==> design.v <==
`default_nettype none
module fifo_16_1024_ft
  (
   input wire        clk,
   input wire        srst,
   input wire [15:0] din,
   input wire        wr_en,
   input wire        rd_en,
   output wire [15:0] dout,
   output wire       full,
   output reg        overflow,
   output wire       empty,
   output wire       valid,
   output reg        underflow,
   output wire       wr_rst_busy,
   output wire       rd_rst_busy
   );
    localparam DEPTH_LOG2 = 4;
    reg [15:0] mem [0:(1<<DEPTH_LOG2)-1];
    reg [DEPTH_LOG2:0] wp;
    reg [DEPTH_LOG2:0] rp;
    assign empty = (wp == rp);
    assign full = (wp[DEPTH_LOG2] != rp[DEPTH_LOG2]) &&
                  (wp[DEPTH_LOG2-1:0] == rp[DEPTH_LOG2-1:0]);
    assign valid = ~empty;
    assign dout = mem[rp[DEPTH_LOG2-1:0]];
    assign wr_rst_busy = 1'b0;
    assign rd_rst_busy = 1'b0;
    always @(posedge clk) begin
	if(wr_en == 1'b1 && full == 1'b0) begin
	    mem[wp[DEPTH_LOG2-1:0]] <= din;
	end
    end
    always @(posedge clk) begin
	if(srst == 1'b1) begin
	    wp <= 0;
	    rp <= 0;
	    overflow <= 1'b0;
	    underflow <= 1'b0;
	end else begin
	    if(wr_en == 1'b1 && full == 1'b0) begin
		wp <= wp + 1'b1;
	    end
	    if(rd_en == 1'b1 && empty == 1'b0) begin
		rp <= rp + 1'b1;
	    end
	    overflow <= wr_en & full;
	    underflow <= rd_en & empty;
	end
    end
endmodule  
`default_nettype wire
`default_nettype none
module ether_rx#(parameter APP_KEY=16'h6000)
(
input wire clk,
input wire reset,
input wire [511:0] recv_data,
input wire recv_valid,
input wire recv_sop,
input wire recv_eop,
input wire [7:0] recv_mty,
output reg [111:0] ether_header_data,
output reg ether_header_valid,
output reg [511:0] ether_data_data,
output reg ether_data_valid,
output reg ether_data_sop,
output reg ether_data_eop,
output reg [7:0] ether_data_mty
);
    enum {IDLE, RECV_ALL, LAST_ONE} state;
    reg [399:0] recv_buf;
    reg [7:0] recv_mty_reg;
    reg ether_data_sop_reg;
    always @(posedge clk) begin
	if(reset == 1'b1) begin
	    state <= IDLE;
	    ether_header_data <= 112'd0;
	    ether_header_valid <= 1'b0;
	    ether_data_data <= 512'd0;
	    ether_data_valid <= 1'b0;
	    ether_data_sop <= 1'b0;
	    ether_data_eop <= 1'b0;
	    ether_data_mty <= 8'd0;
	    recv_buf <= 400'd0;
	    recv_mty_reg <= 8'd0;
	    ether_data_sop_reg <= 1'b0;
	end else begin
	case(state)
	    IDLE: begin
		if(recv_sop == 1'b1 && recv_valid == 1'b1 && recv_data[415:400] == APP_KEY) begin
		    ether_header_data <= recv_data[511:400];
		    ether_header_valid <= 1'b1;
		    if(recv_eop == 1'b1) begin
			ether_data_data <= {recv_data[399:0], 112'd0};
			ether_data_eop <= 1'b1;
			ether_data_sop <= 1'b1;
			ether_data_valid <= 1'b1;
			ether_data_mty <= recv_mty + 14;
			state <= IDLE;
		    end else begin
			ether_data_valid <= 1'b0;
			ether_data_sop_reg <= 1'b1;
			recv_buf <= recv_data[399:0];
			state <= RECV_ALL;
		    end
		end else begin
		    ether_header_data <= 112'd0;
		    ether_header_valid <= 1'b0;
		    ether_data_data <= 512'd0;
		    ether_data_valid <= 1'b0;
		    ether_data_sop <= 1'b0;
		    ether_data_eop <= 1'b0;
		    ether_data_mty <= 8'd0;
		    recv_buf <= 400'd0;
		    recv_mty_reg <= 8'd0;
		    ether_data_sop_reg <= 1'b0;
		end
	    end
	    RECV_ALL: begin
		if(recv_valid == 1'b1) begin
		    ether_data_data <= {recv_buf[399:0], recv_data[511:400]};
		    ether_data_valid <= 1'b1;
		    ether_data_sop <= ether_data_sop_reg;
		    ether_data_sop_reg <= 1'b0;
		    recv_buf <= recv_data[399:0];
		    if(recv_eop == 1'b1) begin
			if(recv_mty >= 50) begin
			    ether_data_mty <= recv_mty - 50;
			    ether_data_eop <= 1'b1;
			    state <= IDLE;
			end else begin
			    ether_data_eop <= 1'b0;
			    recv_mty_reg <= recv_mty + 14;
			    state <= LAST_ONE;
			end
		    end
		end else begin
		    ether_data_valid <= 1'b0;
		end
	    end
	    LAST_ONE: begin
		ether_data_data <= {recv_buf, 112'h0};
		ether_data_valid <= 1'b1;
		ether_data_eop <= 1'b1;
		ether_data_sop <= 1'b0;
		ether_data_mty <= recv_mty_reg;
		state <= IDLE;
	    end
	    default: begin
		state <= IDLE;
	    end
	endcase
	end
    end
endmodule  
`default_nettype wire
`default_nettype none
module ether_tx
(
input wire clk,
input wire reset,
input wire [111:0] ether_header_data,
input wire ether_header_valid,
input wire [511:0] ether_data_data,
input wire ether_data_valid,
input wire ether_data_sop,
input wire ether_data_eop,
input wire [7:0] ether_data_mty,
output reg [511:0] send_data,
output reg send_valid,
output reg send_sop,
output reg send_eop,
output reg [7:0] send_mty
);
    enum {IDLE, RECV_ALL, LAST_ONE} state;
    reg [399:0] send_buf;
    reg [7:0] send_mty_reg;
    always @(posedge clk) begin
	if(reset == 1'b1) begin
	    state <= IDLE;
	    send_data <= 512'd0;
	    send_valid <= 1'b0;
	    send_sop <= 1'b0;
	    send_eop <= 1'b0;
	    send_mty <= 8'd0;
	    send_buf <= 112'd0;
	    send_mty_reg <= 8'd0;
	end else begin
	case(state)
	    IDLE: begin
		if(ether_header_valid == 1'b1 && ether_data_sop == 1'b1 && ether_data_valid == 1'b1) begin
		    send_data <= {ether_header_data, ether_data_data[511:112]};
		    send_valid <= 1'b1;
		    send_sop <= 1'b1;
		    send_buf <= ether_data_data[111:0];
		    if(ether_data_eop == 1'b1) begin
			if(ether_data_mty >= 14) begin
			    send_mty <= ether_data_mty - 14;
			    send_eop <= 1'b1;
			    state <= IDLE;
			end else begin
			    send_mty_reg <= ether_data_mty + 50;
			    send_eop <= 1'b0;
			    state <= LAST_ONE;
			end
		    end else begin
			send_eop <= 1'b0;
			state <= RECV_ALL;
		    end
		end else begin
		    send_data <= 512'd0;
		    send_valid <= 1'b0;
		    send_sop <= 1'b0;
		    send_eop <= 1'b0;
		    send_mty <= 8'd0;
		    send_buf <= 112'd0;
		    send_mty_reg <= 8'd0;
		end
	    end
	    RECV_ALL: begin
		if(ether_data_valid == 1'b1) begin
		    send_data <= {send_buf, ether_data_data[511:112]};
		    send_valid <= 1'b1;
		    send_sop <= 1'b0;
		    send_buf <= ether_data_data[111:0];
		    if(ether_data_eop == 1'b1) begin
			if(ether_data_mty >= 14) begin
			    send_mty <= ether_data_mty - 14;
			    send_eop <= 1'b1;
			    state <= IDLE;
			end else begin
			    send_mty_reg <= ether_data_mty + 50;
			    send_eop <= 1'b0;
			    state <= LAST_ONE;
			end
		    end
		end else begin
		    send_valid <= 1'b0;
		end
	    end
	    LAST_ONE: begin
		send_data <= {send_buf, 400'd0};
		send_valid <= 1'b1;
		send_eop <= 1'b1;
		send_sop <= 1'b0;
		send_mty <= send_mty_reg;
		state <= IDLE;
	    end
	    default: begin
		state <= IDLE;
	    end
	endcase
	end
    end
endmodule  
`default_nettype wire
`default_nettype none
module cmac_usplus_emitter
  (
   input wire clk,
   input wire reset,
   input wire [511:0] din_data,
   input wire din_valid,
   input wire din_sop,
   input wire din_eop,
   input wire [7:0] din_mty,
   output reg [511:0] dout_data,
   output reg dout_valid,
   output wire dout_kick,
   output wire [13:0] dout_bytes,
   input wire cmac_busy,
   input wire cmac_done,
   input wire cmac_tx_rdy
   );
    reg[7:0] data_ready_state;
    reg dout_ready;
    reg [15:0] dout_count;
    always @(posedge clk) begin
	if(reset == 1'b1) begin
	    dout_valid <= 1'b0;
	    dout_ready <= 1'b0;
	    dout_count <= 16'd0;
	    data_ready_state <= 8'd0;
	end else begin
	    dout_data <= din_data;
	    dout_valid <= din_valid;
	    if(data_ready_state == 0) begin
		if(din_valid == 1 && din_sop == 1) begin
		    if(din_eop == 1) begin
			dout_ready <= 1;
			dout_count <= 64 - din_mty;
		    end else begin
			dout_ready <= 0;
			dout_count <= 64;
			data_ready_state <= data_ready_state + 1;
		    end
		end else begin
		    dout_ready <= 0;
		end
	    end else if(data_ready_state == 1) begin
		if(din_valid == 1) begin
		    if(din_eop == 1) begin
			dout_ready <= 1;
			dout_count <= dout_count + (64 - din_mty);
			data_ready_state <= 0;
		    end else begin
			dout_ready <= 0;
			dout_count <= dout_count + 64;
		    end
		end else begin
		    dout_ready <= 0;
		end
	    end else begin
		dout_ready <= 0;
	    end
	end
    end
    reg fifo_rd;
    wire [15:0] fifo_q;
    wire fifo_full, fifo_empty;
    wire fifo_valid;
    wire fifo_overflow, fifo_underflow;
    wire fifo_wr_rst_busy, fifo_rd_rst_busy;
    fifo_16_1024_ft fifo_i(.clk(clk),
			   .srst(reset),
			   .din(dout_count),
			   .wr_en(dout_ready),
			   .rd_en(fifo_rd),
			   .dout(fifo_q),
			   .full(fifo_full),
			   .overflow(fifo_overflow),
			   .empty(fifo_empty),
			   .valid(fifo_valid),
			   .underflow(fifo_underflow),
			   .wr_rst_busy(fifo_wr_rst_busy),
			   .rd_rst_busy(fifo_rd_rst_busy));
    reg [7:0] kick_state;
    reg kick_reg;
    reg [13:0] bytes_reg;
    assign dout_kick = kick_reg;
    assign dout_bytes = bytes_reg;
    always @(posedge clk) begin
	if(reset == 1'b1) begin
	    kick_reg <= 1'b0;
	    bytes_reg <= 14'd0;
	    kick_state <= 8'd0;
	    fifo_rd <= 1'b0;
	end else begin
	    case(kick_state)
		0 : begin
		    if(fifo_valid && cmac_tx_rdy) begin
			kick_reg <= 1'b1;
			kick_state <= kick_state + 1;
			bytes_reg <= fifo_q[13:0];
			fifo_rd <= 1'b1;
		    end else begin
			kick_reg <= 1'b0;
			fifo_rd <= 1'b0;
		    end
		end
		1 : begin
		    fifo_rd <= 1'b0;
		    if(cmac_busy == 1'b1) begin  
			kick_reg <= 1'b0;
			kick_state <= kick_state + 1;
		    end
		end
		2 : begin
		    if(cmac_done == 1'b1) begin  
			kick_state <= 0;
		    end
		end
		default: begin
		    kick_state <= 0;
		    kick_reg <= 1'b0;
		    fifo_rd <= 1'b0;
		end
	    endcase  
	end
    end
endmodule  
`default_nettype wire
`default_nettype none
module ether_echo
  (
   input wire         clk,
   input wire         reset,
   input wire [127:0] rx_dataout0,
   input wire [127:0] rx_dataout1,
   input wire [127:0] rx_dataout2,
   input wire [127:0] rx_dataout3,
   input wire         rx_enaout0,
   input wire         rx_sopout0,
   input wire         rx_eopout0,
   input wire         rx_eopout1,
   input wire         rx_eopout2,
   input wire         rx_eopout3,
   input wire [3:0]   rx_mtyout0,
   input wire [3:0]   rx_mtyout1,
   input wire [3:0]   rx_mtyout2,
   input wire [3:0]   rx_mtyout3,
   output wire [511:0] send_data,
   output wire         send_valid,
   output wire         send_sop,
   output wire         send_eop,
   output wire [7:0]   send_mty,
   output wire         tx_kick,
   output wire [13:0]  tx_bytes,
   input wire          cmac_busy,
   input wire          cmac_done,
   input wire          cmac_tx_rdy
   );
    wire [7:0] recv_mty = rx_eopout3 == 1'b1 ? rx_mtyout3
	       : rx_eopout2 == 1'b1 ? rx_mtyout2 + 8'd16
	       : rx_eopout1 == 1'b1 ? rx_mtyout1 + 8'd32
	       : rx_eopout0 == 1'b1 ? rx_mtyout0 + 8'd48
               : 8'd0;
    wire [111:0] ether_header_data;
    wire         ether_header_valid;
    wire [511:0] ether_data_data;
    wire         ether_data_valid;
    wire         ether_data_sop;
    wire         ether_data_eop;
    wire [7:0]   ether_data_mty;
    ether_rx#(.APP_KEY(16'h3434)) ether_rx_i
      (
       .clk(clk),
       .reset(reset),
       .recv_data({rx_dataout0, rx_dataout1, rx_dataout2, rx_dataout3}),
       .recv_valid(rx_enaout0),
       .recv_sop(rx_sopout0),
       .recv_eop(rx_eopout0 || rx_eopout1 || rx_eopout2 || rx_eopout3),
       .recv_mty(recv_mty),
       .ether_header_data(ether_header_data),
       .ether_header_valid(ether_header_valid),
       .ether_data_data(ether_data_data),
       .ether_data_valid(ether_data_valid),
       .ether_data_sop(ether_data_sop),
       .ether_data_eop(ether_data_eop),
       .ether_data_mty(ether_data_mty)
       );
    ether_tx ether_tx_i
      (
       .clk(clk),
       .reset(reset),
       .ether_header_data({ether_header_data[63:16], ether_header_data[111:64], ether_header_data[15:0]}),  
       .ether_header_valid(ether_header_valid),
       .ether_data_data(ether_data_data),
       .ether_data_valid(ether_data_valid),
       .ether_data_sop(ether_data_sop),
       .ether_data_eop(ether_data_eop),
       .ether_data_mty(ether_data_mty),
       .send_data(send_data),
       .send_valid(send_valid),
       .send_sop(send_sop),
       .send_eop(send_eop),
       .send_mty(send_mty)
       );
    cmac_usplus_emitter cmac_usplus_emitter_i
      (
       .clk(clk),
       .reset(reset),
       .din_data(send_data),
       .din_valid(send_valid),
       .din_sop(send_sop),
       .din_eop(send_eop),
       .din_mty(send_mty),
       .dout_data(),
       .dout_valid(),
       .dout_kick(tx_kick),
       .dout_bytes(tx_bytes),
       .cmac_busy(cmac_busy),
       .cmac_done(cmac_done),
       .cmac_tx_rdy(cmac_tx_rdy)
       );
endmodule  
`default_nettype wire
==> run.sh <==
#!/bin/bash
# the make line also repeats each setting of config.mk as NAME=value (left out here)
make -C /OpenROAD-flow-scripts/flow DESIGN_CONFIG=/design/flow/config.mk WORK_HOME=/design/flow/orfs CLKGATE_MAP_FILE= finish
==> config.mk <==
export PLATFORM = sky130hd
export DESIGN_NAME = ether_echo
export DESIGN_NICKNAME = ether_echo
export VERILOG_FILES = /design/flow/design.v
export SDC_FILE = /design/flow/constraint.sdc
export NUM_CORES = 4
export LEC_CHECK = 0
export CAP_MARGIN = 20
export CORE_MARGIN = 2
export CORE_UTILIZATION = 72
export CTS_CLUSTER_SIZE = 24
export PLACE_DENSITY_LB_ADDON = 0.0
export SETUP_SLACK_MARGIN = 1.19
export SLEW_MARGIN = 20
==> constraint.sdc <==
create_clock -name core_clock -period 4.07 [get_ports {clk}]
set_input_delay 0.8140 -clock core_clock [delete_from_list [all_inputs] [get_ports {clk}]]
set_output_delay 0.8140 -clock core_clock [all_outputs]
set_load 0.01 [all_outputs]
==> results.tsv, run 1 <==
stage	metric	value	unit
final_layout	fin_util	0.904	
floorplan	die_w	326	um
outcome	status	finished clean	
logic_synthesis	ys_seq_share	0.560	
power	p_clk_frac	0.454	
worst_setup_path	r2r_start	ether_tx_i.send_mty[0]	
worst_setup_path	cp-startpoint	ether_tx_i.send_mty[0]	
place	port_buffers	1076	
cts	cts_tree	built	
power	powerClk	0.0178	W
logic_synthesis	mux_share	0.0244	
final_timing	drv_slew	0	
logic_synthesis	edf_count	224	
final_timing	fin_skew	0.0348	ns
floorplan	die_area	106000	um^2
logic_synthesis	ff_type	dfxtp_1	
worst_setup_path	rr_worst_depth	9	
final_timing	worst_pin_slew	1.17	ns
worst_setup_path	crit_type	flip-flop to flip-flop	
cts	ctsHtreeMaxLevel	4	
worst_setup_path	required	4.76	ns
logic_synthesis	yosysCellCount	8245	
cts	insertion_delay	0.84	ns
place	finalWeightedCongestion	0.946	
global_routing	grt_pass1_wl	442000	um
floorplan	fp_util	0.723	
floorplan	coreArea	103000	um^2
final_layout	layout.nets	9476	
global_routing	overflow	0	
worst_hold_path	worstHoldEndpoint	ether_tx_i.send_data[174]	
power	power.internal	0.0302	W
worst_setup_path	r2r_slack	0.91	ns
worst_setup_path	endpoint	cmac_usplus_emitter_i.dout_count[8]	
power	seqPwrFrac	0.501	
worst_setup_path	r2r_end	cmac_usplus_emitter_i.dout_count[8]	
final_timing	fin_crit_sh	0.775	
power	p_comb	0.00175	W
final_timing	tns	0	ns
logic_synthesis	simple_gate_area_frac	0.207	
power	pwr-share-comb	0.045	
global_routing	antenna_found_initial	128	
route	postRouteWirelength	309000	um
cts	clockBufferDepth	3	
worst_setup_path	crit_buf_inv	0	
logic_synthesis	area_leaders	dfxtp_1, edfxtp_1, nand3_1	
power	swShare	0.229	
final_layout	syn_to_final_growth	25.1	%
worst_setup_path	worstPathArrival	3.84	ns
cts	clk_pin_slew_worst_paths	0.07	ns
final_timing	finalSetupViolCount	0	
worst_setup_path	cp-end-kind	flip-flop	
logic_synthesis	synth-warning-count	4	
route	avgViaCountPerCell	7.23	
logic_synthesis	syn_inst	8245	
power	net-switching-power	0.00897	W
logic_synthesis	synthesis.area	74600	um^2
final_timing	rsz0062_at_grt	true	
worst_setup_path	crit_path_max_fanout	5	
global_routing	track_usage	0.542	
worst_setup_path	cp_common_cell	nor2_1	
logic_synthesis	xor_share	0.00458	
route	routedWlPerCell	29.2	um
final_timing	hold_viol_final	0	
global_routing	grt_pass1_vias	70800	
logic_synthesis	ys_sh_aoi	0.154	
power	power-top-group	registers	
route	final_antenna_net_count	0	
floorplan	die_h	326	um
worst_setup_path	startpoint_type	flip-flop	
logic_synthesis	adder_share	0.00530	
logic_synthesis	synthMostInstantiatedCell	dfxtp_1	
logic_synthesis	synthTopLogicFamily	simple AND/OR/NAND/NOR gates	
floorplan	io_pins	1077	
worst_setup_path	slowest_stage	or4_4	
power	p_seq	0.0196	W
route	vias	76500	
logic_synthesis	top_area_frac	0.470	
final_timing	max_slew_margin	0.217	
worst_hold_path	hp-class	flip-flop to flip-flop	
run	drv_cap	0	
logic_synthesis	avgSynthCellArea	9.05	um^2
logic_synthesis	synth-async-reset-ratio	0	
power	ir_drop	0.000389	V
logic_synthesis	ys.flops	1974	
logic_synthesis	top_cells_by_count	dfxtp_1, nand2_1, nand3_1	
logic_synthesis	synth.distinct_cells	65	
logic_synthesis	top_area_cell	dfxtp_1	
place	dpl.hpwl	177000	um
route	post-route-drc-count	0	
worst_setup_path	cp_num_cells	9	
worst_hold_path	hold_start	ether_tx_i.send_data[174]	
worst_setup_path	cpLargestDelayFamily	AND-OR/OR-AND gates	
final_timing	fmax	317	MHz
worst_setup_path	crit_chain	or4_4, nor2_1, xnor2_1, ha_1, a21boi_1, a311o_1, xor2_1, a221oi_1, nor2_1	
worst_setup_path	critPathMaxStageDelay	0.58	ns
run	warning_count	113	
power	p_per_area	420	nW/um^2
floorplan	rows	118	
route	drt_iter0_markers	13700	
route	drtPass1Iterations	14	
logic_synthesis	yosys_area	74600	um^2
cts	cts_num_sinks	1974	
final_timing	min_period	3.16	ns
global_routing	grt_max_degree	219	
power	leakagePower	31.2	nW
cts	cts_buffers	185	
cts	cts-root-buf	clkbuf_16	
worst_hold_path	whs_path_depth	2	
-- per-layer routing --
metal	vias up	share of wire	track usage
met4	54	0.12	0.475
met2	7592	0.41	0.785
li1	30800	-	-
met1	35500	0.30	0.621
met3	2495	0.16	0.218
met5	-	0.0012	0.00932
-- stage by stage --
stage / instance area [um^2] / setup WS [ns] / power, W / std cells / hold WS [ns]
after floorplan: 74600 / 1.23 / 0.0207 / 8249 / 0.430
after global placement: 86100 / 0.192 / 0.0217 / 10100 / 0.437
after detailed placement: 86100 / 0.0842 / 0.0217 / 10100 / 0.443
after CTS: 92600 / 1.07 / 0.0388 / 10400 / 0.451
after global routing: 93100 / 0.920 / 0.0398 / 10500 / 0.465
final: 93300 / 0.914 / 0.0392 / 10600 / 0.452
-- repair_timing --
| action | CTS | global route |
|---|---|---|
| buffers inserted | 17 | 15 |
| gates resized | 36 | 58 |
| pin swaps | 11 | 21 |
| hold buffers | 0 | 0 |
| setup endpoints to repair | 1086 | 809 |
| cloned | 3 | 4 |
-- cell type report --
type / count / area (um^2)
fill: 4429 / 9870
tap: 1380 / 1730
clock buffer: 282 / 5610
clock inverter: 56 / 537
timing repair buffer: 1270 / 13400
sequential: 1974 / 41800
inverter: 22 / 92.6
antenna: 137 / 343
multi-input combinational: 5453 / 29800
==> run 2: changes to the inputs <==
Settings changed: CORE_UTILIZATION 72 to 68, CTS_CLUSTER_DIAMETER from default to 214, CTS_CLUSTER_SIZE 24 to 15, PLACE_DENSITY_LB_ADDON 0.0 to default, SETUP_SLACK_MARGIN 1.19 to default.
Clock period 4.07 ns to 2.68 ns, I/O delays scaled along.
==> run 2 against run 1 <==
Compared with the run above: the layout now fails its checks (negative setup slack); fmax is 9.5% higher; critical path depth is 3 higher; final area is 0.10% lower; wire length is 11% lower; critical path type unchanged.
==> results.tsv, run 2 <==
stage	metric	value	unit	change
final_layout	layout.nets	9631		+1.6%
worst_setup_path	required	3.38	ns	-1.38 ns
logic_synthesis	top_area_frac	0.470		unchanged
logic_synthesis	edf_count	224		unchanged
global_routing	grt_pass1_wl	402000	um	-9.1%
worst_hold_path	hold_start	reset		
power	net-switching-power	0.0120	W	+34%
cts	insertion_delay	0.78	ns	-0.06 ns
power	seqPwrFrac	0.560		+0.059
power	swShare	0.226		-0.00282
logic_synthesis	syn_inst	8245		unchanged
worst_setup_path	cpLargestDelayFamily	simple AND/OR/NAND/NOR gates		
final_timing	tns	-1.03	ns	-1.03 ns
worst_hold_path	worstHoldEndpoint	ether_tx_i.send_buf[25]		
run	warning_count	69		-39%
floorplan	die_w	335	um	+2.9%
final_timing	finalSetupViolCount	9		+9
route	avgViaCountPerCell	6.73		-7.0%
logic_synthesis	ys_sh_aoi	0.154		unchanged
logic_synthesis	ys_seq_share	0.560		unchanged
power	p_comb	0.00275	W	+57%
logic_synthesis	mux_share	0.0244		unchanged
worst_setup_path	cp-end-kind	flip-flop		
route	postRouteWirelength	275000	um	-11%
power	p_clk_frac	0.388		-0.066
worst_setup_path	critPathMaxStageDelay	0.57	ns	about the same
logic_synthesis	simple_gate_area_frac	0.207		unchanged
final_timing	rsz0062_at_grt	true		
global_routing	track_usage	0.462		-0.0802
worst_hold_path	hp-class	input pin to flip-flop		
logic_synthesis	synth.distinct_cells	65		unchanged
place	port_buffers	1076		unchanged
final_timing	setup_ws	-0.203	ns	-1.12 ns
cts	cts_num_sinks	1974		unchanged
worst_setup_path	endpoint	cmac_usplus_emitter_i.dout_count[9]		
cts	cts-root-buf	clkbuf_16		
route	vias	71500		-6.5%
floorplan	io_pins	1077		unchanged
final_timing	worst_pin_slew	0.989	ns	-0.182 ns
floorplan	die_area	112000	um^2	+5.8%
floorplan	fp_util	0.685		-0.0375
logic_synthesis	ys.flops	1974		unchanged
logic_synthesis	area_leaders	dfxtp_1, edfxtp_1, nand3_1		
logic_synthesis	synth-warning-count	4		unchanged
route	final_antenna_net_count	0		unchanged
place	dpl.hpwl	178000	um	+0.61%
logic_synthesis	synthTopLogicFamily	simple AND/OR/NAND/NOR gates		
logic_synthesis	top_area_cell	dfxtp_1		
worst_setup_path	r2r_start	ether_tx_i.send_mty[1]		
logic_synthesis	adder_share	0.00530		unchanged
worst_setup_path	worstPathArrival	3.58	ns	-0.26 ns
cts	ctsHtreeMaxLevel	4		unchanged
logic_synthesis	yosys_area	74600	um^2	unchanged
worst_setup_path	cp_num_cells	12		+3
logic_synthesis	ff_type	dfxtp_1		
worst_setup_path	crit_path_max_fanout	4		-1
power	power.internal	0.0411	W	+36%
power	powerClk	0.0206	W	+16%
power	leakagePower	31.1	nW	about the same
worst_setup_path	cp-startpoint	ether_tx_i.send_mty[1]		
power	p_per_area	570	nW/um^2	+36%
worst_setup_path	startpoint_type	flip-flop		
worst_setup_path	crit_chain	or4_4, o31ai_4, xnor2_4, ha_4, nand2_4, o21ai_4, buf_6, inv_2, or3_1, o21ai_1, a21oi_1, a21oi_1		
outcome	status	failed layout checks		
outcome	violatedChecks	negative setup slack		
route	drt_iter0_markers	9712		-29%
power	ir_drop	0.000525	V	+35%
logic_synthesis	synth-async-reset-ratio	0		unchanged
final_timing	hold_viol_final	0		unchanged
global_routing	grt_pass1_vias	66800		-5.7%
logic_synthesis	synthMostInstantiatedCell	dfxtp_1		
logic_synthesis	xor_share	0.00458		unchanged
logic_synthesis	yosysCellCount	8245		unchanged
final_timing	min_period	2.88	ns	-0.273 ns
global_routing	overflow	0		unchanged
global_routing	grt_max_degree	190		-13%
floorplan	rows	121		+2.5%
final_timing	fin_skew	0.0201	ns	-0.0146 ns
worst_setup_path	r2r_end	cmac_usplus_emitter_i.dout_count[9]		
cts	cts_tree	built		
route	drtPass1Iterations	10		-4
final_timing	drv_slew	0		unchanged
power	pwr-share-comb	0.052		+0.007
place	dp_slack	-0.753	ns	-0.837 ns
worst_setup_path	slowest_stage	or4_4		
worst_setup_path	r2r_slack	-0.20	ns	-1.12 ns
place	finalWeightedCongestion	0.948		+0.23%
logic_synthesis	avgSynthCellArea	9.05	um^2	unchanged
power	p_seq	0.0298	W	+52%
logic_synthesis	top_cells_by_count	dfxtp_1, nand2_1, nand3_1		
cts	cts_buffers	149		-19%
worst_setup_path	cp_common_cell	a21oi_1		
worst_setup_path	crit_type	flip-flop to flip-flop		
worst_setup_path	crit_buf_inv	2		+2
worst_hold_path	whs_path_depth	2		unchanged
floorplan	coreArea	109000	um^2	+5.5%
cts	clk_pin_slew_worst_paths	0.08	ns	about the same
global_routing	antenna_found_initial	117		-8.6%
cts	cts_hold_buf	0		unchanged
worst_setup_path	rr_worst_depth	12		+3
final_timing	fmax	347	MHz	+9.5%
final_timing	fin_crit_sh	1.08		+0.300
cts	clockBufferDepth	3		unchanged
run	drv_cap	0		unchanged
power	power-top-group	registers		
route	routedWlPerCell	25.9	um	-11%
final_timing	max_slew_margin	0.341		+0.124
logic_synthesis	synthesis.area	74600	um^2	unchanged
route	post-route-drc-count	0		unchanged
final_layout	syn_to_final_growth	25.0	%	
floorplan	die_h	335	um	+2.9%
run 2: per-layer routing:
layer	wire [um]	global-route usage	share of wire
met1	91800	0.544	0.33
met2	121000	0.694	0.44
met4	26800	0.363	0.097
met3	35800	0.156	0.13
met5	369	0	0.0013
run 2: what timing repair did:
action | in CTS | in global routing
setup buffers | 3 | 8
gates resized | 41 | 45
pin swaps | 19 | 32
endpoints found under the setup margin | 10 | 23
run 2: final cells by class:
class	count	area, um^2
timing repair buffer	1465	15300
multi-input combinational	5449	30000
fill	6059	15600
tap	1414	1770
sequential	1974	41800
inverter	22	87.6
clock inverter	4	35.0
antenna	116	290
clock buffer	181	3980
run 2: per-stage QoR:
step / hold slack, ns / cell area, um^2 / total power, W / utilization / cells
after floorplan: 0.430 / 74600 / 0.0315 / - / 8249
after global placement: 0.437 / 88400 / 0.0331 / 0.812 / 10300
after detailed placement: 0.443 / 88400 / 0.0331 / 0.812 / 10300
after CTS: 0.196 / 92600 / 0.0529 / 0.851 / 10500
after global routing: 0.228 / 93100 / 0.0542 / 0.855 / 10600
final: 0.242 / 93200 / 0.0532 / 0.857 / 10600
==> run 3: changes to the inputs <==
Settings changed: ABC_AREA from default to 1, CORE_UTILIZATION 68 to 58, CTS_CLUSTER_DIAMETER 214 to default, CTS_CLUSTER_SIZE 15 to default, HOLD_SLACK_MARGIN from default to -0.08.
Clock period 2.68 ns to 2.19 ns, I/O delays scaled along.
==> run 3 against run 2 <==
Compared with the run above: still fails the layout checks on negative setup slack; count of clock-buffer cells in the layout is 113 higher; wire length is 2.9% higher; power is 36% higher; cell count is 20% higher; synthesized cell count is 19% higher; critical path depth is 2 higher; register-to-register slack better by 0.07 ns.
==> results.tsv, run 3 <==
stage	metric	value	unit	change
worst_setup_path	endpoint	cmac_usplus_emitter_i.dout_count[12]		
floorplan	die_w	369	um	+10%
route	vias	75200		+5.1%
power	leakagePower	39.2	nW	+26%
cts	clockBufferDepth	3		unchanged
worst_setup_path	crit_chain	inv_1, ha_2, nand4_1, nand2_2, nand2_4, ha_4, nand2_1, nor2_1, nand3_1, nand4_1, nand3_1, nand2_1, nand2_1, a21oi_2		
logic_synthesis	area_leaders	dfxtp_1, nand2_1, nor2_1		
final_timing	drv_slew	0		unchanged
final_timing	min_period	2.32	ns	-0.564 ns
final_timing	setup_ws	-0.129	ns	+0.0744 ns
final_timing	fin_skew	0.0304	ns	+0.0103 ns
logic_synthesis	avgSynthCellArea	7.87	um^2	-13%
final_timing	fmax	431	MHz	+24%
power	p_clk_frac	0.461		+0.073
logic_synthesis	ys_seq_share	0.540		-0.0202
floorplan	io_pins	1077		unchanged
route	final_antenna_net_count	0		unchanged
floorplan	die_area	136000	um^2	+21%
worst_hold_path	hp-class	input pin to flip-flop		
worst_setup_path	cp_num_cells	14		+2
worst_setup_path	r2r_slack	-0.13	ns	+0.07 ns
place	port_buffers	1076		unchanged
final_timing	max_slew_margin	0.357		+0.0158
logic_synthesis	yosysCellCount	9837		+19%
logic_synthesis	syn_inst	9837		+19%
run	warning_count	81		+17%
route	top_layer	met5		
logic_synthesis	mux_share	0.00285		-0.0215
worst_setup_path	crit_type	flip-flop to flip-flop		
logic_synthesis	simple_gate_area_frac	0.202		-0.00500
cts	cts_num_sinks	1974		unchanged
worst_setup_path	required	2.94	ns	-0.44 ns
power	seqPwrFrac	0.504		-0.056
power	power-top-group	registers		
run	drv_cap	0		unchanged
logic_synthesis	top_area_frac	0.453		-0.0170
floorplan	coreArea	133000	um^2	+22%
route	drt_iter0_markers	8507		-12%
place	dpl.hpwl	189000	um	+6.5%
route	drtPass1Iterations	9		-1
worst_hold_path	hold_start	rx_dataout0[38]		
worst_setup_path	crit_path_max_fanout	6		+2
final_timing	rsz0062_at_grt	true		
worst_setup_path	slowest_stage	dfxtp_2		
worst_setup_path	cp-startpoint	ether_tx_i.send_mty[0]		
global_routing	track_usage	0.397		-0.0650
cts	ctsHtreeMaxLevel	4		unchanged
worst_setup_path	startpoint_type	flip-flop		
cts	cts_buffers	195		+31%
cts	cts_tree	built		
power	p_seq	0.0365	W	+22%
route	postRouteWirelength	283000	um	+2.9%
global_routing	grt_max_degree	153		-19%
global_routing	grt_pass1_vias	69700		+4.3%
logic_synthesis	top_area_cell	dfxtp_1		
final_layout	syn_to_final_growth	27.8	%	
power	swShare	0.214		-0.0118
final_timing	worst_pin_slew	0.965	ns	-0.0237 ns
worst_setup_path	cp-end-kind	flip-flop		
logic_synthesis	synth-warning-count	4		unchanged
logic_synthesis	top_cells_by_count	nand2_1, nor2_1, dfxtp_1		
worst_setup_path	cpLargestDelayFamily	simple AND/OR/NAND/NOR gates		
worst_setup_path	r2r_end	cmac_usplus_emitter_i.dout_count[12]		
logic_synthesis	edf_count	224		unchanged
final_timing	fin_crit_sh	1.06		-0.0170
final_timing	whs	0.191	ns	-0.0506 ns
logic_synthesis	synth-async-reset-ratio	0		unchanged
route	post-route-drc-count	0		unchanged
logic_synthesis	ys.flops	1974		unchanged
logic_synthesis	adder_share	0.00511		-0.000191
final_timing	finalSetupViolCount	10		+1
route	wl_met1	107000	um	+17%
worst_setup_path	rr_worst_depth	14		+2
route	avgViaCountPerCell	5.88		-13%
route	wl_met2	128000	um	+6.1%
power	powerClk	0.0333	W	+62%
cts	clk_pin_slew_worst_paths	0.06	ns	-0.02 ns
global_routing	overflow	0		unchanged
logic_synthesis	ff_type	dfxtp_1		
route	routedWlPerCell	22.2	um	-14%
worst_setup_path	r2r_start	ether_tx_i.send_mty[0]		
power	net-switching-power	0.0155	W	+29%
logic_synthesis	xor_share	0.00226		-0.00232
cts	cts-root-buf	clkbuf_16		
floorplan	fp_util	0.582		-0.103
cts	insertion_delay	0.84	ns	+0.06 ns
global_routing	grt_pass1_wl	422000	um	+4.8%
logic_synthesis	ys_sh_aoi	0.195		+0.0416
power	p_comb	0.00254	W	-7.6%
floorplan	die_h	369	um	+10%
route	dr_wl_met3	28700	um	-20%
final_timing	tns	-0.740	ns	+0.286 ns
logic_synthesis	synthMostInstantiatedCell	nand2_1		
worst_setup_path	crit_buf_inv	1		-1
worst_setup_path	worstPathArrival	3.07	ns	-0.51 ns
floorplan	rows	134		+11%
worst_hold_path	worstHoldEndpoint	ether_rx_i.ether_header_data[22]		
power	power.internal	0.0569	W	+38%
worst_setup_path	cp_common_cell	nand2_1		
outcome	status	failed layout checks		
outcome	violatedChecks	negative setup slack		
place	finalWeightedCongestion	0.957		+0.92%
final_layout	layout.nets	11300		+18%
final_layout	fin_util	0.744		-0.113
worst_hold_path	whs_path_depth	3		+1
logic_synthesis	synth.distinct_cells	49		-25%
power	pwr-share-comb	0.035		-0.017
global_routing	antenna_found_initial	98		-16%
power	ir_drop	0.000738	V	+41%
logic_synthesis	yosys_area	77400	um^2	+3.7%
worst_setup_path	critPathMaxStageDelay	0.33	ns	-0.24 ns
power	p_per_area	732	nW/um^2	+28%
logic_synthesis	synthesis.area	77400	um^2	+3.7%
logic_synthesis	synthTopLogicFamily	simple AND/OR/NAND/NOR gates		
final_timing	hold_viol_final	0		unchanged
power	power	0.0724	W	+36%
## run 3: area by class of cell
cell class	instances	area (um^2)
flip-flops and latches	1974	41800
fillers	10300	34100
multi-input cells	6937	31900
repair buffers	1523	15800
clock buffers	294	5840
well taps	1768	2210
inverters	136	567
clock inverters	60	546
diodes	85	213
## run 3: timing repair
item,4_1_cts,5_1_grt
gates resized,504,93
hold endpoints to repair,4,0
endpoints found under the setup margin,436,412
hold buffers,1,0
buffers inserted,0,7
pin swaps,0,21
cloned,0,7
## run 3: per-stage QoR
stage,area [um^2],setup slack [ns],cells
global route,98800,-0.367,12700
CTS,98100,-0.146,12700
finish,98900,-0.129,12800
global placement,92100,-0.670,12300
detailed placement,92100,-0.776,12300
floorplan,77400,0.0250,9841
## run 3: metal layers
metal | GRT usage | vias to the layer above
met5 | 0 | -
met4 | 0.246 | 58
met3 | 0.0991 | 789
met2 | 0.618 | 3928
met1 | 0.496 | 35600
li1 | - | 34700
==> run 4: changes to the inputs <==
Settings changed: ABC_AREA 1 to default, HOLD_SLACK_MARGIN -0.08 to default.
Clock period 2.19 ns to 2.95 ns, I/O delays scaled along.
==> run 4 against run 3 <==
Compared with the run above: the run now finishes clean; critical path type unchanged; sequential power is 26% lower; sequential share of layout area is 1.5 points higher; utilization is 0.31 points higher; power is 23% lower; critical path depth is 2 lower.
==> results.tsv, run 4 <==
stage	metric	value	unit	change
outcome	status	finished clean		
logic_synthesis	synth.distinct_cells	65		+33%
floorplan	rows	131		-2.2%
final_timing	worst_pin_slew	0.989	ns	+0.0244 ns
cts	cts_buffers	196		+0.51%
worst_setup_path	crit_path_max_fanout	4		-2
power	net-switching-power	0.0123	W	-21%
floorplan	io_pins	1077		unchanged
cts	cts_tree	built		
worst_hold_path	hold_start	reset		
power	powerClk	0.0260	W	-22%
logic_synthesis	top_area_cell	dfxtp_1		
final_timing	drv_slew	0		unchanged
final_layout	stdcell_count	11000		-14%
route	vias	68900		-8.4%
power	ir_drop	0.000621	V	-16%
worst_setup_path	critPathMaxStageDelay	0.43	ns	+0.10 ns
floorplan	fp_util	0.585		+0.00289
logic_synthesis	mux_share	0.0244		+0.0215
cts	ctsHtreeMaxLevel	4		unchanged
logic_synthesis	synthesis.area	74600	um^2	-3.6%
final_timing	rsz0062_at_grt	true		
logic_synthesis	ys_sh_aoi	0.154		-0.0416
global_routing	grt_max_degree	201		+31%
worst_setup_path	worstPathArrival	3.55	ns	+0.48 ns
final_timing	hold_viol_final	0		unchanged
worst_setup_path	crit_buf_inv	2		+1
final_timing	fin_skew	0.0166	ns	-0.0138 ns
cts	insertion_delay	0.83	ns	about the same
logic_synthesis	area_leaders	dfxtp_1, edfxtp_1, nand3_1		
final_timing	fmax	351	MHz	-19%
cts	cts_num_sinks	1974		unchanged
worst_setup_path	crit_chain	inv_1, ha_1, buf_4, xnor2_4, ha_4, nor2b_1, o211ai_1, a21boi_2, a311o_1, xor2_1, a221oi_1, nor2_1		
logic_synthesis	ff_type	dfxtp_1		
logic_synthesis	ys_seq_share	0.560		+0.0202
power	p_comb	0.00248	W	-2%
final_timing	min_period	2.85	ns	+0.530 ns
worst_setup_path	cpLargestDelayFamily	AND-OR/OR-AND gates		
floorplan	die_w	363	um	-1.8%
power	p_clk_frac	0.468		+0.007
logic_synthesis	synth-async-reset-ratio	0		unchanged
worst_setup_path	r2r_slack	0.10	ns	+0.23 ns
logic_synthesis	yosys_area	74600	um^2	-3.6%
global_routing	antenna_found_initial	126		+29%
final_timing	tns	0	ns	+0.740 ns
place	dpl.hpwl	176000	um	-7.2%
logic_synthesis	top_area_frac	0.470		+0.0170
route	avgViaCountPerCell	6.28		+6.8%
logic_synthesis	ys.flops	1974		unchanged
run	drv_cap	0		unchanged
route	post-route-drc-count	0		unchanged
place	port_buffers	1076		unchanged
worst_setup_path	startpoint_type	flip-flop		
logic_synthesis	edf_count	224		unchanged
power	leakagePower	32.0	nW	-18%
power	p_per_area	583	nW/um^2	-20%
cts	cts-root-buf	clkbuf_16		
power	pwr-share-comb	0.045		+0.010
worst_setup_path	required	3.65	ns	+0.71 ns
route	postRouteWirelength	266000	um	-6.0%
logic_synthesis	top_cells_by_count	dfxtp_1, nand2_1, nand3_1		
final_layout	layout.nets	9619		-15%
run	warning_count	88		+8.6%
floorplan	coreArea	128000	um^2	-4.1%
power	power	0.0555	W	-23%
worst_setup_path	cp_num_cells	12		-2
global_routing	track_usage	0.387		-0.0100
final_timing	finalSetupViolCount	0		-10
route	drt_iter0_markers	7763		-8.7%
global_routing	grt_pass1_wl	395000	um	-6.3%
final_timing	max_slew_margin	0.340		-0.0163
route	drtPass1Iterations	8		-1
worst_setup_path	rr_worst_depth	12		-2
cts	clockBufferDepth	3		unchanged
logic_synthesis	yosysCellCount	8245		-16%
place	finalWeightedCongestion	0.928		-3.1%
logic_synthesis	synthMostInstantiatedCell	dfxtp_1		
worst_setup_path	cp-end-kind	flip-flop		
power	power.internal	0.0433	W	-24%
final_timing	fin_crit_sh	0.966		-0.0931
global_routing	overflow	0		unchanged
worst_setup_path	r2r_start	ether_tx_i.send_mty[0]		
power	swShare	0.221		+0.00639
cts	clk_pin_slew_worst_paths	0.06	ns	about the same
logic_synthesis	avgSynthCellArea	9.05	um^2	+15%
logic_synthesis	synth-warning-count	4		unchanged
place	dpl.cell_count	10500		-15%
power	p_seq	0.0271	W	-26%
route	final_antenna_net_count	0		unchanged
floorplan	die_area	131000	um^2	-3.6%
logic_synthesis	adder_share	0.00530		+0.000191
place	dp_slack	-0.608	ns	+0.168 ns
logic_synthesis	xor_share	0.00458		+0.00232
logic_synthesis	simple_gate_area_frac	0.207		+0.00500
global_routing	grt_pass1_vias	63800		-8.5%
logic_synthesis	synthTopLogicFamily	simple AND/OR/NAND/NOR gates		
worst_setup_path	crit_type	flip-flop to flip-flop		
worst_hold_path	worstHoldEndpoint	ether_tx_i.send_buf[80]		
worst_setup_path	cp-startpoint	ether_tx_i.send_mty[0]		
power	seqPwrFrac	0.488		-0.016
final_layout	syn_to_final_growth	27.7	%	about the same
final_timing	setup_ws	0.101	ns	+0.230 ns
worst_setup_path	slowest_stage	a311o_1		
worst_hold_path	hp-class	input pin to flip-flop		
cts	cts_hold_buf	0		-1
logic_synthesis	syn_inst	8245		-16%
power	power-top-group	registers		
worst_hold_path	whs_path_depth	2		-1
worst_setup_path	endpoint	cmac_usplus_emitter_i.dout_count[8]		
worst_setup_path	r2r_end	cmac_usplus_emitter_i.dout_count[8]		
floorplan	die_h	363	um	-1.8%
route	routedWlPerCell	24.3	um	+9.5%
## run 4: layer usage
| layer | GRT usage | wire length, um | up-vias |
|---|---|---|---|
| met5 | 0 | 688 | - |
| met4 | 0.229 | 16900 | 104 |
| met3 | 0.110 | 27600 | 786 |
| met2 | 0.589 | 120000 | 3460 |
| met1 | 0.491 | 101000 | 33500 |
| li1 | - | - | 31000 |
## run 4: area by class of cell
type | count | area, um^2
multi-input cells | 5449 | 29700
repair buffers | 1406 | 14600
fillers | 9403 | 32300
diodes | 90 | 225
clock buffers | 282 | 5760
flip-flops and latches | 1974 | 41800
clock inverters | 76 | 947
inverters | 22 | 82.6
well taps | 1662 | 2080
## run 4: metrics by stage
| step | cell area (um^2) | utilization | hold WS [ns] |
|---|---|---|---|
| 6_report | 95200 | 0.747 | 0.174 |
| 2_1_floorplan | 74600 | - | 0.430 |
| 3_3_place_gp | 88200 | 0.691 | 0.437 |
| 4_1_cts | 94900 | 0.744 | 0.140 |
| 5_1_grt | 95100 | 0.746 | 0.183 |
| 3_5_place_dp | 88200 | 0.691 | 0.442 |
## run 4: timing repair
item	4_1_cts	5_1_grt
pin swaps	2	8
buffers inserted	1	1
setup endpoints to repair	4	7
endpoints found under the hold margin	0	0
gates resized	3	22
==> run 5: changes to the inputs <==
Settings changed: ABC_AREA from default to 1, CORE_MARGIN 2 to 4, CORE_UTILIZATION 58 to 51, GPL_TIMING_DRIVEN from default to 0, PLACE_DENSITY_LB_ADDON from default to 0.28, SETUP_SLACK_MARGIN from default to 0.65.
Clock period 2.95 ns to 4.86 ns, I/O delays scaled along.
==> run 5 against run 4 <==
Compared with the run above: largest power group unchanged; sequential power decreased by 39%; worst hold slack better by 0.26 ns; utilization decreased by 9.7 points; critical path depth rose by 3; power down 40%; largest cell class unchanged; highest routed layer unchanged; wire length up 16%; synthesized area grew 3.7%; clock power decreased by about 40%; final area is 2.6% higher; count of clock-buffer cells in the layout is 4 higher; via count increased by 11%; clock skew increased by 0.030 ns.
==> results.tsv, run 5 <==
stage	metric	value	unit	change
final_timing	min_period	3.80	ns	
floorplan	coreArea	150000	um^2	+18%
place	finalWeightedCongestion	0.985		+6.2%
power	pwr-share-comb	0.035		-0.010
worst_hold_path	hp-class	flip-flop to flip-flop		
global_routing	grt_max_degree	23		-89%
route	final_antenna_net_count	0		unchanged
final_timing	tns	0	ns	unchanged
final_layout	design_area	97700	um^2	+2.6%
floorplan	die_area	158000	um^2	+20%
cts	cts_tree	built		
floorplan	die_h	398	um	+9.6%
floorplan	die_w	398	um	+9.6%
cts	cts_resized	0		-3
route	vias	76500		+11%
route	post-route-drc-count	0		unchanged
final_timing	fmax	263	MHz	
route	drtPass1Iterations	7		-1
final_layout	stdcell_count	13400		+22%
route	avgViaCountPerCell	5.71		-9.1%
place	port_buffers	1074		-0.19%
route	postRouteWirelength	309000	um	+16%
cts	cts_buffers	196		unchanged
worst_setup_path	slowest_stage	clkdlybuf4s50_1		
logic_synthesis	adder_share	0.00511		-0.000191
final_layout	fin_util	0.650		-0.0966
global_routing	grt_pass1_vias	70500		+10%
worst_setup_path	crit_buf_inv	6		+4
power	p_comb	0.00116	W	-53%
logic_synthesis	top_cells_by_count	nand2_1, nor2_1, dfxtp_1		
worst_setup_path	critPathMaxStageDelay	0.72	ns	+0.29 ns
logic_synthesis	yosysCellCount	9837		+19%
worst_setup_path	cpLargestDelayFamily	buffers and inverters		
outcome	status	finished clean		
logic_synthesis	top_area_frac	0.453		-0.0170
worst_setup_path	crit_chain	clkdlybuf4s50_1, nand2_1, inv_1, nand3_1, inv_1, nand3b_1, nor2_1, nand2_1, clkinv_1, buf_2, buf_2, nand2_1, nand2_1, nor2_1, nor2_1		
worst_setup_path	crit_path_max_fanout	10		+6
run	warning_count	36		-59%
worst_setup_path	r2r_end	ether_rx_i.recv_buf[121]		
power	leakagePower	36.1	nW	+13%
cts	clk_pin_slew_worst_paths	0.06	ns	about the same
final_timing	max_slew_margin	0.164		-0.176
place	dpl.cell_count	12900		+23%
place	dpl.hpwl	235000	um	+34%
worst_setup_path	required	5.61	ns	+1.96 ns
global_routing	track_usage	0.373		-0.0141
final_timing	drv_slew	0		unchanged
final_timing	finalSetupViolCount	0		unchanged
logic_synthesis	ys_sh_aoi	0.195		+0.0416
final_layout	regArea	41800	um^2	about the same
worst_setup_path	cp-startpoint	rx_enaout0		
final_timing	hold_viol_final	0		unchanged
logic_synthesis	yosys_area	77400	um^2	+3.7%
floorplan	rows	142		+8.4%
logic_synthesis	xor_share	0.00226		-0.00232
logic_synthesis	synthesis.area	77400	um^2	+3.7%
cts	insertion_delay	0.84	ns	about the same
cts	cts_num_sinks	1974		unchanged
worst_setup_path	rr_worst_depth	7		-5
final_layout	fill_cells	12900		+37%
logic_synthesis	ys.flops	1974		unchanged
final_timing	whs	0.433	ns	+0.258 ns
run	drv_cap	0		unchanged
cts	cts_setup_buffers	0		-1
logic_synthesis	synthMostInstantiatedCell	nand2_1		
final_timing	worst_pin_slew	1.25	ns	+0.264 ns
final_layout	layout.nets	11700		+22%
logic_synthesis	syn_inst	9837		+19%
place	place_area	90800	um^2	+3.0%
floorplan	fp_util	0.515		-0.0701
power	powerClk	0.0157	W	-40%
worst_setup_path	cp_common_cell	nand2_1		
cts	clockBufferDepth	3		unchanged
cts	ctsHtreeMaxLevel	4		unchanged
power	p_per_area	340	nW/um^2	-42%
logic_synthesis	top_area_cell	dfxtp_1		
global_routing	antenna_found_initial	118		-6.3%
worst_setup_path	endpoint	ether_rx_i.ether_data_data[113]		
power	p_clk_frac	0.471		+0.003
worst_setup_path	startpoint_type	input pin		
power	p_seq	0.0164	W	-39%
cts	cts_hold_buf	0		unchanged
logic_synthesis	synth-async-reset-ratio	0		unchanged
worst_setup_path	r2r_slack	1.79	ns	+1.69 ns
final_layout	syn_to_final_growth	26.3	%	
route	drt_iter0_markers	8445		+8.8%
cts	cts-root-buf	clkbuf_16		
logic_synthesis	synth.distinct_cells	49		-25%
worst_setup_path	r2r_start	ether_rx_i.state[2]		
logic_synthesis	synth-warning-count	4		unchanged
logic_synthesis	synthTopLogicFamily	simple AND/OR/NAND/NOR gates		
global_routing	grt_pass1_wl	445000	um	+13%
final_timing	fin_skew	0.0464	ns	+0.0298 ns
logic_synthesis	area_leaders	dfxtp_1, nand2_1, nor2_1		
worst_setup_path	worstPathArrival	4.55	ns	+1.00 ns
logic_synthesis	ff_type	dfxtp_1		
floorplan	io_pins	1077		unchanged
worst_hold_path	hold_start	cmac_usplus_emitter_i.data_ready_state[6]		
power	ir_drop	0.000321	V	-48%
power	swShare	0.221		about the same
worst_hold_path	whs_path_depth	2		unchanged
logic_synthesis	simple_gate_area_frac	0.202		-0.00500
final_timing	rsz0062_at_grt	false		
worst_setup_path	cp_num_cells	15		+3
power	net-switching-power	0.00734	W	-40%
logic_synthesis	ys_seq_share	0.540		-0.0202
worst_setup_path	crit_type	input pin to flip-flop		
logic_synthesis	edf_count	224		unchanged
logic_synthesis	mux_share	0.00285		-0.0215
power	seqPwrFrac	0.494		+0.006
worst_setup_path	cp-end-kind	flip-flop		
route	routedWlPerCell	23.1	um	-4.9%
global_routing	overflow	0		unchanged
power	power.internal	0.0259	W	-40%
final_timing	fin_crit_sh	0.783		-0.183
worst_hold_path	worstHoldEndpoint	cmac_usplus_emitter_i.data_ready_state[6]		
power	power-top-group	registers		
final_layout	area.combinational	31600	um^2	+6.3%
logic_synthesis	avgSynthCellArea	7.87	um^2	-13%
run 5: per-stage QoR:
step	worst slack, ns	total power, W
2_1_floorplan	2.44	0.0171
3_3_place_gp	0.303	0.0179
3_5_place_dp	0.402	0.0179
4_1_cts	1.29	0.0333
5_1_grt	1.05	0.0340
6_report	1.06	0.0332
run 5: per-layer routing:
metal  GRT usage  share of wire  up-vias  routed length, um
met1       0.460           0.38    36100             118000
met4       0.230          0.067       54              20900
li1            -              -    35500                  -
met2       0.577           0.44     3949             137000
met5           0         0.0012        -                367
met3       0.106           0.11      820              33300
run 5: layout make-up:
cell class / count / share of cell area
flip-flops and latches: 1974 / 0.427
multi-input cells: 6937 / 0.323
repair buffers: 1082 / 0.111
clock buffers: 286 / 0.0591
plain buffers: 794 / 0.0368
well taps: 2016 / 0.0258
clock inverters: 82 / 0.00930
inverters: 136 / 0.00524
diodes: 82 / 0.00210
==> run 6: changes to the inputs <==
Settings changed: CORE_MARGIN 4 to 2, CORE_UTILIZATION 51 to 72, CTS_CLUSTER_DIAMETER from default to 352, CTS_CLUSTER_SIZE from default to 10, GPL_TIMING_DRIVEN 0 to default, HOLD_SLACK_MARGIN from default to 0.27, PLACE_DENSITY from default to 0.42, PLACE_DENSITY_LB_ADDON 0.28 to default, SETUP_SLACK_MARGIN 0.65 to 0.22, TNS_END_PERCENT from default to 10.
Clock period 4.86 ns to 2.23 ns, I/O delays scaled along.
==> run 6 against run 5 <==
Compared with the run above: synthesized cell count stayed put; synthesized area stayed put; die size is 30% lower; the run now fails in global routing (5_1_grt).
==> results.tsv, run 6 <==
stage	metric	value	unit	change
outcome	status	did not finish		
outcome	haltStage	global routing (5_1_grt)		
outcome	stop_error	[ERROR GRT-0232] Routing congestion too high. Check the congestion heatmap in the GUI.		
logic_synthesis	top_area_cell	dfxtp_1		
floorplan	die_area	110000	um^2	-30%
cts	ctsHtreeMaxLevel	4		unchanged
cts	cts-root-buf	clkbuf_16		
cts	cts_buffers	215		+9.7%
logic_synthesis	area_leaders	dfxtp_1, nand2_1, nor2_1		
cts	clockBufferDepth	3		unchanged
logic_synthesis	adder_share	0.00511		unchanged
logic_synthesis	top_area_frac	0.453		unchanged
logic_synthesis	ys_sh_aoi	0.195		unchanged
logic_synthesis	synthTopLogicFamily	simple AND/OR/NAND/NOR gates		
place	port_buffers	1076		+0.19%
floorplan	coreArea	107000	um^2	-29%
global_routing	track_usage	0.804		
cts	cts_num_sinks	1974		unchanged
logic_synthesis	synthesis.area	77400	um^2	unchanged
logic_synthesis	avgSynthCellArea	7.87	um^2	unchanged
place	dpl.hpwl	190000	um	-19%
place	finalWeightedCongestion	0.971		-1.4%
place	place_area	90700	um^2	-0.17%
logic_synthesis	synth.distinct_cells	49		unchanged
floorplan	die_h	332	um	-17%
logic_synthesis	synth-async-reset-ratio	0		unchanged
floorplan	die_w	332	um	-17%
logic_synthesis	top_cells_by_count	nand2_1, nor2_1, dfxtp_1		
global_routing	overflow	127		
floorplan	fp_util	0.724		+0.209
logic_synthesis	syn_inst	9837		unchanged
logic_synthesis	mux_share	0.00285		unchanged
place	dpl.cell_count	11900		-8.1%
floorplan	io_pins	1077		unchanged
logic_synthesis	ys.flops	1974		unchanged
logic_synthesis	ff_type	dfxtp_1		
logic_synthesis	yosysCellCount	9837		unchanged
logic_synthesis	xor_share	0.00226		unchanged
logic_synthesis	synth-warning-count	4		unchanged
logic_synthesis	edf_count	224		unchanged
logic_synthesis	yosys_area	77400	um^2	unchanged
floorplan	rows	120		-15%
logic_synthesis	synthMostInstantiatedCell	nand2_1		
logic_synthesis	simple_gate_area_frac	0.202		unchanged
logic_synthesis	ys_seq_share	0.540		unchanged
run 6: per-layer routing:
| layer | GRT overflow | global-route usage |
|---|---|---|
| met5 | 0 | 0.242 |
| met3 | 0 | 0.667 |
| met1 | 0 | 0.807 |
| met4 | 56 | 0.812 |
| met2 | 71 | 0.959 |
run 6: timing repair:
item / CTS
pin swaps: 46
setup endpoints to repair: 2075
hold buffers: 104
gates cloned: 25
endpoints found under the hold margin: 314
resized: 814
setup buffers: 28
run 6: per-stage QoR:
stage               hold slack, ns  utilization  worst slack [ns]
CTS                          0.270        0.921           -0.0353
detailed placement           0.430        0.848            -0.935
global placement             0.418        0.848            -0.813
floorplan                    0.409            -             0.116
==> run 7: changes to the inputs <==
Settings changed: ABC_AREA 1 to default, CAP_MARGIN 20 to 25, CELL_PAD_IN_SITES_GLOBAL_PLACEMENT from default to 3, CORE_ASPECT_RATIO from default to 0.73, CORE_UTILIZATION 72 to 52, CTS_CLUSTER_DIAMETER 352 to 198, CTS_CLUSTER_SIZE 10 to 34, GPL_TIMING_DRIVEN from default to 0, HOLD_SLACK_MARGIN 0.27 to 0.12, MAX_ROUTING_LAYER from default to met4, MIN_ROUTING_LAYER from default to met2, PLACE_DENSITY 0.42 to default, PLACE_DENSITY_LB_ADDON from default to 0.21, SETUP_SLACK_MARGIN 0.22 to -0.06, SLEW_MARGIN 20 to 15, TNS_END_PERCENT 10 to default.
Clock period 2.23 ns to 2.8 ns, I/O delays scaled along.
==> run 7 against run 6 <==
Compared with the run above: the flow stops in global placement without I/O (3_1_place_gp_skip_io); die size up 33%; synthesized cell count is 16% lower; synthesized area down 3.6%.
==> results.tsv, run 7 <==
stage	metric	value	unit	change
logic_synthesis	top_area_frac	0.470		+0.0170
logic_synthesis	top_area_cell	dfxtp_1		
floorplan	fp_util	0.525		-0.199
logic_synthesis	yosysCellCount	8245		-16%
logic_synthesis	xor_share	0.00458		+0.00232
floorplan	die_w	447	um	+35%
floorplan	rows	118		-1.7%
logic_synthesis	mux_share	0.0244		+0.0215
logic_synthesis	top_cells_by_count	dfxtp_1, nand2_1, nand3_1		
logic_synthesis	synthesis.area	74600	um^2	-3.6%
floorplan	die_h	328	um	-1.3%
logic_synthesis	synthMostInstantiatedCell	dfxtp_1		
logic_synthesis	synthTopLogicFamily	simple AND/OR/NAND/NOR gates		
outcome	stop_error	[ERROR FLW-0024] Place density exceeds 1.0 (current PLACE_DENSITY_LB_ADDON =  0.21). Please check if the value of  PLACE_DENSITY_LB_ADDON is between 0 and 0.99.		
floorplan	die_area	147000	um^2	+33%
outcome	status	did not finish		
logic_synthesis	ys.flops	1974		unchanged
outcome	haltStage	global placement without I/O (3_1_place_gp_skip_io)		
logic_synthesis	synth-async-reset-ratio	0		unchanged
floorplan	coreArea	142000	um^2	+33%
logic_synthesis	simple_gate_area_frac	0.207		+0.00500
logic_synthesis	ys_seq_share	0.560		+0.0202
logic_synthesis	yosys_area	74600	um^2	-3.6%
logic_synthesis	adder_share	0.00530		+0.000191
logic_synthesis	ff_type	dfxtp_1		
logic_synthesis	synth-warning-count	4		unchanged
logic_synthesis	avgSynthCellArea	9.05	um^2	+15%
logic_synthesis	area_leaders	dfxtp_1, edfxtp_1, nand3_1		
logic_synthesis	syn_inst	8245		-16%
logic_synthesis	synth.distinct_cells	65		+33%
logic_synthesis	ys_sh_aoi	0.154		-0.0416
logic_synthesis	edf_count	224		unchanged
==> run 8: changes to the inputs <==
Settings changed: CAP_MARGIN 25 to 20, CELL_PAD_IN_SITES_GLOBAL_PLACEMENT 3 to default, CORE_ASPECT_RATIO 0.73 to default, CORE_UTILIZATION 52 to 71, CTS_CLUSTER_DIAMETER 198 to default, CTS_CLUSTER_SIZE 34 to 49, GPL_TIMING_DRIVEN 0 to default, HOLD_SLACK_MARGIN 0.12 to default, MAX_ROUTING_LAYER met4 to default, MIN_ROUTING_LAYER met2 to default, PLACE_DENSITY_LB_ADDON 0.21 to 0.0, SETUP_SLACK_MARGIN -0.06 to 0.73, SLEW_MARGIN 15 to 20.
Clock period 2.8 ns to 2.79 ns, I/O delays scaled along.
==> run 8 against run 7 <==
Compared with the run above: the flow stops in global routing (5_1_grt); synthesized area did not move; synthesized cell count stayed put; die size shrank 27%.
==> results.tsv, run 8 <==
stage	metric	value	unit	change
cts	ctsHtreeMaxLevel	4		
place	finalWeightedCongestion	0.953		
logic_synthesis	synthMostInstantiatedCell	dfxtp_1		
outcome	stop_error	[ERROR GRT-0116] Global routing finished with congestion. Check the congestion regions in the DRC Viewer.		
logic_synthesis	xor_share	0.00458		unchanged
outcome	status	did not finish		
floorplan	io_pins	1077		
logic_synthesis	adder_share	0.00530		unchanged
global_routing	track_usage	0.758		
logic_synthesis	synth.distinct_cells	65		unchanged
outcome	haltStage	global routing (5_1_grt)		
floorplan	rows	118		unchanged
floorplan	fp_util	0.719		+0.193
global_routing	overflow	149		
logic_synthesis	area_leaders	dfxtp_1, edfxtp_1, nand3_1		
logic_synthesis	top_area_frac	0.470		unchanged
logic_synthesis	ys.flops	1974		unchanged
cts	cts-root-buf	clkbuf_16		
logic_synthesis	avgSynthCellArea	9.05	um^2	unchanged
floorplan	die_w	328	um	-27%
logic_synthesis	syn_inst	8245		unchanged
logic_synthesis	ys_sh_aoi	0.154		unchanged
floorplan	die_area	108000	um^2	-27%
logic_synthesis	yosys_area	74600	um^2	unchanged
floorplan	coreArea	104000	um^2	-27%
logic_synthesis	top_area_cell	dfxtp_1		
logic_synthesis	synthesis.area	74600	um^2	unchanged
logic_synthesis	synthTopLogicFamily	simple AND/OR/NAND/NOR gates		
cts	cts_hold_buf	0		
logic_synthesis	edf_count	224		unchanged
place	dp_slack	-0.515	ns	
logic_synthesis	synth-warning-count	4		unchanged
logic_synthesis	yosysCellCount	8245		unchanged
cts	cts_buffers	186		
cts	clockBufferDepth	3		
place	port_buffers	1076		
logic_synthesis	mux_share	0.0244		unchanged
logic_synthesis	ff_type	dfxtp_1		
floorplan	die_h	328	um	+0.16%
logic_synthesis	synth-async-reset-ratio	0		unchanged
cts	cts_num_sinks	1974		
logic_synthesis	top_cells_by_count	dfxtp_1, nand2_1, nand3_1		
place	dpl.hpwl	187000	um	
logic_synthesis	ys_seq_share	0.560		unchanged
logic_synthesis	simple_gate_area_frac	0.207		unchanged
run 8: stage by stage:
stage / util / instances / instance area [um^2] / hold slack, ns
floorplan: - / 8249 / 75900 / 0.430
global placement: 0.857 / 10300 / 89000 / 0.437
detailed placement: 0.857 / 10300 / 89000 / 0.442
CTS: 0.944 / 10700 / 97900 / 0.167
run 8: timing repair:
action,CTS
cloned,37
endpoints found under the setup margin,2412
resized,386
pin swaps,45
setup buffers,78
run 8: metal layers:
layer | GRT usage | overflow
met5 | 0.168 | 0
met4 | 0.738 | 79
met3 | 0.603 | 0
met2 | 0.929 | 70
met1 | 0.774 | 0
==> run 9: changes to the inputs <==
Settings changed: ABC_AREA from default to 1, CAP_MARGIN 20 to 35, CELL_PAD_IN_SITES_DETAIL_PLACEMENT from default to 2, CORE_UTILIZATION 71 to 25, CTS_CLUSTER_DIAMETER from default to 176, CTS_CLUSTER_SIZE 49 to default, MIN_ROUTING_LAYER from default to met2, PLACE_DENSITY from default to 0.37, PLACE_DENSITY_LB_ADDON 0.0 to default, SETUP_SLACK_MARGIN 0.73 to default.
Clock period 2.79 ns to 4.0 ns, I/O delays scaled along.
==> run 9 against run 8 <==
Compared with the run above: die size went up to 2.9 times the previous value; synthesized area increased by 3.7%; synthesized cell count grew 19%; now clean on timing, DRC and antenna.
==> results.tsv, run 9 <==
stage	metric	value	unit	change
worst_setup_path	cp-end-kind	flip-flop		
logic_synthesis	ys.flops	1974		unchanged
floorplan	die_area	314000	um^2	+190%
logic_synthesis	simple_gate_area_frac	0.202		-0.00500
logic_synthesis	top_cells_by_count	nand2_1, nor2_1, dfxtp_1		
worst_setup_path	r2r_start	ether_tx_i.state[1]		
worst_setup_path	r2r_end	ether_tx_i.send_data[467]		
power	p_clk_frac	0.524		
logic_synthesis	top_area_frac	0.453		-0.0170
floorplan	die_w	560	um	+71%
power	power.internal	0.0343	W	
worst_setup_path	cp_common_cell	nor2_1		
place	finalWeightedCongestion	0.870		-8.7%
logic_synthesis	syn_inst	9837		+19%
logic_synthesis	synth-async-reset-ratio	0		unchanged
final_timing	drv_slew	0		
worst_setup_path	cp_num_cells	10		
worst_setup_path	cpLargestDelayFamily	simple AND/OR/NAND/NOR gates		
final_timing	max_slew_margin	0.211		
cts	cts_buffers	235		+26%
logic_synthesis	ys_sh_aoi	0.195		+0.0416
logic_synthesis	avgSynthCellArea	7.87	um^2	-13%
run	warning_count	77		
logic_synthesis	synth.distinct_cells	49		-25%
worst_hold_path	whs_path_depth	2		
worst_setup_path	endpoint	ether_tx_i.send_data[467]		
final_timing	rsz0062_at_grt	false		
cts	cts_num_sinks	1974		unchanged
worst_setup_path	crit_path_max_fanout	61		
floorplan	die_h	560	um	+71%
logic_synthesis	edf_count	224		unchanged
route	final_antenna_net_count	0		
logic_synthesis	ff_type	dfxtp_1		
power	power-top-group	clock		
floorplan	fp_util	0.251		-0.468
worst_hold_path	worstHoldEndpoint	ether_tx_i.send_data[253]		
floorplan	coreArea	308000	um^2	+200%
global_routing	grt_pass1_wl	548000	um	
cts	clk_pin_slew_worst_paths	0.06	ns	
final_timing	fmax	304	MHz	
worst_setup_path	rr_worst_depth	10		
power	leakagePower	36.0	nW	
logic_synthesis	top_area_cell	dfxtp_1		
global_routing	track_usage	0.346		
route	postRouteWirelength	375000	um	
logic_synthesis	ys_seq_share	0.540		-0.0202
final_timing	hold_viol_final	0		
final_timing	worst_pin_slew	1.18	ns	
worst_hold_path	hp-class	input pin to flip-flop		
cts	ctsHtreeMaxLevel	4		unchanged
worst_setup_path	slowest_stage	dfxtp_1		
worst_setup_path	critPathMaxStageDelay	0.70	ns	
logic_synthesis	yosysCellCount	9837		+19%
route	drt_iter0_markers	12500		
route	drtPass1Iterations	8		
final_timing	fin_crit_sh	0.823		
power	p_per_area	442	nW/um^2	
global_routing	grt_max_degree	201		
power	net-switching-power	0.0106	W	
logic_synthesis	synthesis.area	77400	um^2	+3.7%
route	routedWlPerCell	24.9	um	
global_routing	overflow	0		
worst_setup_path	cp-startpoint	ether_tx_i.state[1]		
power	p_seq	0.0200	W	
route	post-route-drc-count	0		
final_layout	syn_to_final_growth	31.0	%	
logic_synthesis	area_leaders	dfxtp_1, nand2_1, nor2_1		
cts	clockBufferDepth	4		+1
final_layout	stdcell_count	15100		
final_layout	layout.nets	11100		
power	swShare	0.236		
cts	cts_setup_buffers	0		-100%
final_timing	finalSetupViolCount	0		
cts	cts_resized	0		-100%
cts	cts-root-buf	clkbuf_16		
power	ir_drop	0.000359	V	
worst_hold_path	hold_start	reset		
worst_setup_path	startpoint_type	flip-flop		
outcome	status	finished clean		
cts	cts_tree	built		
final_timing	fin_skew	0.0606	ns	
logic_synthesis	adder_share	0.00511		-0.000191
place	port_buffers	1076		unchanged
logic_synthesis	yosys_area	77400	um^2	+3.7%
logic_synthesis	xor_share	0.00226		-0.00232
floorplan	rows	204		+73%
worst_setup_path	worstPathArrival	4.12	ns	
global_routing	grt_pass1_vias	117000		
logic_synthesis	synth-warning-count	4		unchanged
cts	cts_hold_buf	0		unchanged
logic_synthesis	synthMostInstantiatedCell	nand2_1		
worst_setup_path	crit_type	flip-flop to flip-flop		
floorplan	io_pins	1077		unchanged
logic_synthesis	synthTopLogicFamily	simple AND/OR/NAND/NOR gates		
worst_setup_path	required	4.83	ns	
cts	insertion_delay	0.95	ns	
place	dpl.cell_count	14500		+41%
final_timing	tns	0	ns	
place	dpl.hpwl	240000	um	+28%
power	powerClk	0.0235	W	
logic_synthesis	mux_share	0.00285		-0.0215
run 9: metrics by stage:
stage          area, um^2  worst slack [ns]  total power [W]  utilization  hold WS, ns
3_3_place_gp        92700             0.229           0.0217        0.301        0.418
3_5_place_dp        92700             0.204           0.0218        0.301        0.435
4_1_cts            101000             0.701           0.0449        0.327        0.256
5_1_grt            101000             0.456           0.0460        0.327        0.331
6_report           101000             0.709           0.0448        0.329        0.289
2_1_floorplan       77400              1.58           0.0208            -        0.409
run 9: area by class of cell:
cell class	count	area (um^2)	share of cell area
Clock buffer	359	7070	0.0698
Antenna cell	173	433	0.00427
Timing Repair Buffer	1292	13700	0.135
Clock inverter	74	1100	0.0108
Tap cell	4120	5150	0.0509
Sequential cell	1974	41800	0.412
Multi-Input combinational cell	6937	31600	0.311
Inverter	136	562	0.00554
run 9: metal layers:
metal,GRT usage,vias up,routed length (um)
met5,0.145,-,2900
met4,0.0737,76,23400
met3,0.444,2066,155000
met2,0.417,30900,194000
met1,-,34300,0
li1,-,34300,-
No activity file was given, so power comes from the tool's default toggle rates.
